job 603:
==> flow/design.v (excerpt) <==
module dct_4x4_core (
    input          clk,
    input          reset,
    input          i_valid,
    output         i_ready,
    input  [255:0] i_data,
    output         o_valid,
    input          o_ready,
    output [255:0] o_data
);
For scale: roughly 81000 µm² of cells after synthesis.
Settings: LEC_CHECK=0, ABC_AREA=1, CAP_MARGIN=20, CELL_PAD_IN_SITES_DETAIL_PLACEMENT=1, CELL_PAD_IN_SITES_GLOBAL_PLACEMENT=3, CORE_MARGIN=2, CORE_UTILIZATION=65, CTS_CLUSTER_DIAMETER=43, CTS_CLUSTER_SIZE=66, MAX_ROUTING_LAYER=met4, MIN_ROUTING_LAYER=met2, PLACE_DENSITY_LB_ADDON=0.28, SETUP_SLACK_MARGIN=0.34, SLEW_MARGIN=0; clock period 3.43 ns.
run.sh (not shown) runs the stock make flow with config.mk's settings and CLKGATE_MAP_FILE=.
Job 603 terminated abnormally: global placement without I/O reported FLW-0024.
Edits applied to the flow inputs when going from job 603 to job 1659:
- removing PLACE_DENSITY_LB_ADDON (formerly 0.28)
- removing CELL_PAD_IN_SITES_GLOBAL_PLACEMENT (formerly 3)
- removing ABC_AREA (formerly 1)
- changing CTS_CLUSTER_DIAMETER from 43 to 252
- setting HOLD_SLACK_MARGIN to -0.08 for the first time
- changing SLEW_MARGIN from 0 to 20
- removing CTS_CLUSTER_SIZE (formerly 66)
- changing CORE_UTILIZATION from 65 to 72
- removing MIN_ROUTING_LAYER (formerly met2)
- removing CELL_PAD_IN_SITES_DETAIL_PLACEMENT (formerly 1)
- changing the clock period (ns, I/O delays scaled along) from 3.43 to 4.04
### Flow results
Job 1659: all stages done; final checks FAILED (setup timing). Side by side, post-synthesis cell count from yosys turned out lower in job 1659 than in job 603. Going from job 603 to job 1659, the adder-cell share of the synthesized area was found to have gone up by 1.7 points. Taking job 603 as the reference, in job 1659 compound-gate portion of the synthesized area moved up; synthesized area moved down.
### job 1659 -> job 5036
- PLACE_DENSITY newly set to 0.6
- CTS_CLUSTER_DIAMETER removed (was 252)
- CORE_UTILIZATION changed from 72 to 40
- HOLD_SLACK_MARGIN removed (was -0.08)
- MAX_ROUTING_LAYER removed (was met4)
- SETUP_SLACK_MARGIN removed (was 0.34)
- the clock period (ns, I/O delays scaled along) changed from 4.04 to 4.07
Findings:
- From the logs: job 5036 reached the end of the flow and failed the layout checks with setup timing.
- In the flow results for job 5036 and job 1659, the pre-CTS worst setup slack is smaller on job 5036.
- | smallest setup slack after layout | job 5036 vs job 1659 | 380 ps higher |
- The worst hold slack on job 1659 is in line with that on job 5036.
- Side by side, logic area turned out lower in job 5036 than in job 1659.
- From job 1659 to job 5036 the numbers moved as follows: via count dropped 8353; final worst-path cycle share saw a decrease; post-route setup TNS has increased.

---

## oak
Starting RTL as in the previous note.
Settings: LEC_CHECK=0, ABC_AREA=1, CAP_MARGIN=20, CORE_MARGIN=2, CORE_UTILIZATION=34, CTS_CLUSTER_DIAMETER=55, HOLD_SLACK_MARGIN=0.25, MAX_ROUTING_LAYER=met4, PLACE_DENSITY_LB_ADDON=0.28, SETUP_SLACK_MARGIN=0.34, SLEW_MARGIN=20; clock period 5.96 ns.
[inputs] pine vs oak
Settings: CORE_UTILIZATION: 34 -> 71; CTS_CLUSTER_DIAMETER: 55 -> 220; SETUP_SLACK_MARGIN: 0.34 -> unset; HOLD_SLACK_MARGIN: 0.25 -> unset; PLACE_DENSITY_LB_ADDON: 0.28 -> 0.05; the clock period (ns, I/O delays scaled along): 5.96 -> 3.17.
Results
- pine: it failed during global routing (5_1_grt), and the tool reported GRT-0116.
- The run showing the smaller buffer count from post-CTS setup fixing is oak.
- Cell total in the yosys stat output: oak vs pine identical
- Taking pine as 1.0, oak lands at 2.1 on die outline area.
- Of oak and pine, the run reporting the higher final weighted congestion in routability-driven placement was pine.
- Against oak, HPWL reported at the end of detailed placement in pine rose by a little under 10%.
- Compared with oak, in pine effective utilization at floorplan has increased; pre-CTS worst setup slack has decreased.
- oak → pine: post-placement cell count shows a reduction of 375, die outline height -about 30%, maximum clock path buffer count flat.

---

== run A ==
Starting RTL as in the previous note.
==> flow/design.v (excerpt) <==
module dct_4x4_core (
    input          clk,
    input          reset,
    input          i_valid,
    output         i_ready,
    input  [255:0] i_data,
    output         o_valid,
    input          o_ready,
    output [255:0] o_data
);
    dct_4x4 #(
        .PERF_OPT_ROW(1),
        .PERF_OPT_COL(1)
    ) u_dct_4x4 (
        .clk    (clk),
        .reset  (reset),
        .i_valid(i_valid),
        .i_ready(i_ready),
        .i_data (i_data),
        .o_valid(o_valid),
        .o_ready(o_ready),
        .o_data (o_data)
    );
endmodule
Settings: LEC_CHECK=0, CAP_MARGIN=40, CORE_MARGIN=2, CORE_UTILIZATION=72, CTS_CLUSTER_DIAMETER=140, CTS_CLUSTER_SIZE=17, HOLD_SLACK_MARGIN=0.29, MAX_ROUTING_LAYER=met5, SETUP_SLACK_MARGIN=-0.35, SLEW_MARGIN=20; clock period 3.45 ns.
Run A: all stages done; final checks FAILED (negative setup slack).
#### Input delta (run B over run A)
Settings: SETUP_SLACK_MARGIN: -0.35 -> unset; CORE_UTILIZATION: 72 -> 66; CTS_CLUSTER_DIAMETER: 140 -> unset; HOLD_SLACK_MARGIN: 0.29 -> unset; CAP_MARGIN: 40 -> 20; CTS_CLUSTER_SIZE: 17 -> unset; MAX_ROUTING_LAYER: met5 -> unset; the clock period (ns, I/O delays scaled along): 3.45 -> 3.93.
Results
STATUS run=run B STAGES=ALL_DONE FINAL_CHECKS=FAILED CAUSE=negative setup slack
On core utilization: between run B and run A, it ends up lower for run B.
Changes observed in run B relative to run A: layout overhead on the synthesized area went down by 3.5 points, number of standard cells in the layout, taps in and fillers out lost about 3%.
Proportion of cell area occupied by multi-input gates | run B above run A
Between run B and run A, the difference in count of final hold-check violations is negligible.
Re remaining antenna violation count after routing: no difference whatsoever between run B and run A.
Critical path arrival was higher in run B than in run A.
met1 layer wirelength in the final routing in run B is about 4.7% higher than in run A
#### Input delta (run C over run B)
Settings: swapping 66 for 72 in CORE_UTILIZATION; putting PLACE_DENSITY at 0.39 where nothing was set; swapping 3.93 for 3.43 in the clock period (ns, I/O delays scaled along).
[summary]
Run C got as far as 5_1_grt, where a tool error ended the run.
Core utilization at floorplan ends up higher on run C.
Run C — half-perimeter wire length after placement 8700 microns higher, run B as reference
Delta (run C minus run B): area of the core fell 8.1%; cell row count fell 4.0%; height of the die fell 14 microns.
Floorplan check, run C vs run B: die outline smaller in run C
Compared run C vs run B, and placer congestion estimate is up in run C.
Modified inputs, run D compared to run C
Settings: changing CORE_UTILIZATION from 72 to 40; changing PLACE_DENSITY from 0.39 to 0.6; changing the clock period (ns, I/O delays scaled along) from 3.43 to 4.74.
[summary]
Taking run C as 1.0, run D lands at 1.11 on TritonCTS buffer count.
As far as area after synthesis is concerned, run C and run D perform about the same.
Taking run C as the reference point, the count of standard-cell rows of run D rises by about 34%.
Run D was carried through to the last stage, and its layout satisfied the timing, design-rule and antenna checks.
Taking run C as the reference, in run D final weighted congestion in routability-driven placement saw a decrease, die size went up about 80%.
Relative to run C, vertical die size increased by 110 microns in run D.
## Diff of input files: run E against run D
Settings: a change of CORE_UTILIZATION from 40 to 72; an added CTS_CLUSTER_DIAMETER of 360; a change of the clock period (ns, I/O delays scaled along) from 4.74 to 3.76.
--- outcome ---
Although run E finished all stages, its layout failed final checks on negative setup slack.
Register-to-register slack: run E and run D compared, lower one is run E
When run E is set beside run D, its met1 wire length turns out to be about 20% smaller.
Of run E and run D, run D shows the lower routed wire length, with run E above it.
Relative to run D, the final cell area reported for run E is higher.
What run D reported for via count of the first global-routing pass has to be multiplied by 1.11 to get the figure for run E.
Run E against run D: setup TNS lost 6.86 ns.
Compared with run D, layout clock buffer count in run E decreased by a little under 10%.
> inputs changed (run E -> run F)
Settings: PLACE_DENSITY: 0.6 -> unset; CTS_CLUSTER_DIAMETER: 360 -> 102; MAX_ROUTING_LAYER: unset -> met4; the clock period (ns, I/O delays scaled along): 3.76 -> 3.93.
[summary]
- Ran to the end and failed final checks on negative setup slack: run F.
- The worst relative slew slack of run F was inferior to that of run E.
- Summary of run F over run E: depth of the worst register-to-register path +4, non-filler instance count after layout -about 1.5%, share of the cycle needed by the critical path after routing -0.72 points.
- [compare] base=run E new=run F: post-route cell area fell by 0.0020 sq mm; number of well taps saw little to no change; chip area barely changed.
- The highest layer used for signal routing comes out met4 in one run and met5 in the other, namely in run F and run E respectively.
- Compared to run E, run F has sum of buffers and inverters on the critical path 1 higher.
- Changes observed in run F relative to run E: number of filler cells placed in the layout higher; area growth from synthesis to layout went down 2.7 points.

---

dct_4x4_core again, from the RTL that the note above started with.
## dct_4x4_core
module dct_4x4_core (
    input          clk,
    input          reset,
    input          i_valid,
    output         i_ready,
    input  [255:0] i_data,
    output         o_valid,
    input          o_ready,
    output [255:0] o_data
);
    dct_4x4 #(
        .PERF_OPT_ROW(1),
        .PERF_OPT_COL(1)
    ) u_dct_4x4 (
        .clk    (clk),
        .reset  (reset),
        .i_valid(i_valid),
        .i_ready(i_ready),
        .i_data (i_data),
        .o_valid(o_valid),
        .o_ready(o_ready),
        .o_data (o_data)
    );
endmodule
==> flow/config.mk <==
export PLATFORM = sky130hd
export DESIGN_NAME = dct_4x4_core
export DESIGN_NICKNAME = dct_4x4_core
export VERILOG_FILES = /design/flow/design.v
export SDC_FILE = /design/flow/constraint.sdc
export NUM_CORES = 4
export LEC_CHECK = 0
export ABC_AREA = 1
export CAP_MARGIN = 20
export CORE_MARGIN = 2
export CORE_UTILIZATION = 34
export CTS_CLUSTER_DIAMETER = 55
export CTS_CLUSTER_SIZE = 69
export HOLD_SLACK_MARGIN = 0.25
export MAX_ROUTING_LAYER = met4
export PLACE_DENSITY_LB_ADDON = 0.28
export SETUP_SLACK_MARGIN = 0.34
export SLEW_MARGIN = 0
==> flow/constraint.sdc <==
create_clock -name core_clock -period 4.0 [get_ports {clk}]
set_input_delay 0.8000 -clock core_clock [delete_from_list [all_inputs] [get_ports {clk}]]
set_output_delay 0.8000 -clock core_clock [all_outputs]
set_load 0.01 [all_outputs]
The starting point completed with no timing, DRC or antenna violations.
Rerun with:
Settings changed: CELL_PAD_IN_SITES_DETAIL_PLACEMENT from default to 1, CELL_PAD_IN_SITES_GLOBAL_PLACEMENT from default to 3, CORE_UTILIZATION 34 to 65, CTS_CLUSTER_DIAMETER 55 to 43, MIN_ROUTING_LAYER from default to met2.
Clock period 4.0 ns to 3.43 ns, I/O delays scaled along.
The new run never finished: it broke off in global placement without I/O (3_1_place_gp_skip_io).
Synthesized cell count does not change.
Die size is lower by well over a third.
Area after synthesis does not change.
Rerun with:
Settings changed: CELL_PAD_IN_SITES_DETAIL_PLACEMENT 1 to default, CELL_PAD_IN_SITES_GLOBAL_PLACEMENT 3 to default, CORE_UTILIZATION 65 to 70, CTS_CLUSTER_DIAMETER 43 to 215, CTS_CLUSTER_SIZE 69 to default, HOLD_SLACK_MARGIN 0.25 to default, MIN_ROUTING_LAYER met2 to default, PLACE_DENSITY_LB_ADDON 0.28 to default, SLEW_MARGIN 0 to 20.
Clock period 3.43 ns to 4.92 ns, I/O delays scaled along.
After rerunning:
- With this change the flow completed without violations
- synthesized area does not change
- synthesized cell count does not change
- die size shrinks by 7.1%
Rerun with:
Settings changed: ABC_AREA 1 to default, CORE_UTILIZATION 70 to 66, CTS_CLUSTER_DIAMETER 215 to default, MAX_ROUTING_LAYER met4 to default, PLACE_DENSITY from default to 0.6, SETUP_SLACK_MARGIN 0.34 to default.
Clock period 4.92 ns to 3.98 ns, I/O delays scaled along.
Result: Now the flow ran to the end with violations: negative setup slack; via count went down by 12%; clock-buffer cell count went up by 6; setup slack degrades by 0.69 ns.
Rerun with:
Settings changed: CORE_UTILIZATION 66 to 9.
Clock period 3.98 ns to 6.05 ns, I/O delays scaled along.
What happened: This time the run completed without violations; sequential cell count stays the same; critical path depth came out lower by 12; setup slack improved by 1.0 ns; wire length climbs by 37%; count of clock-buffer cells in the layout increases by 10; final area climbs by 9.7%.
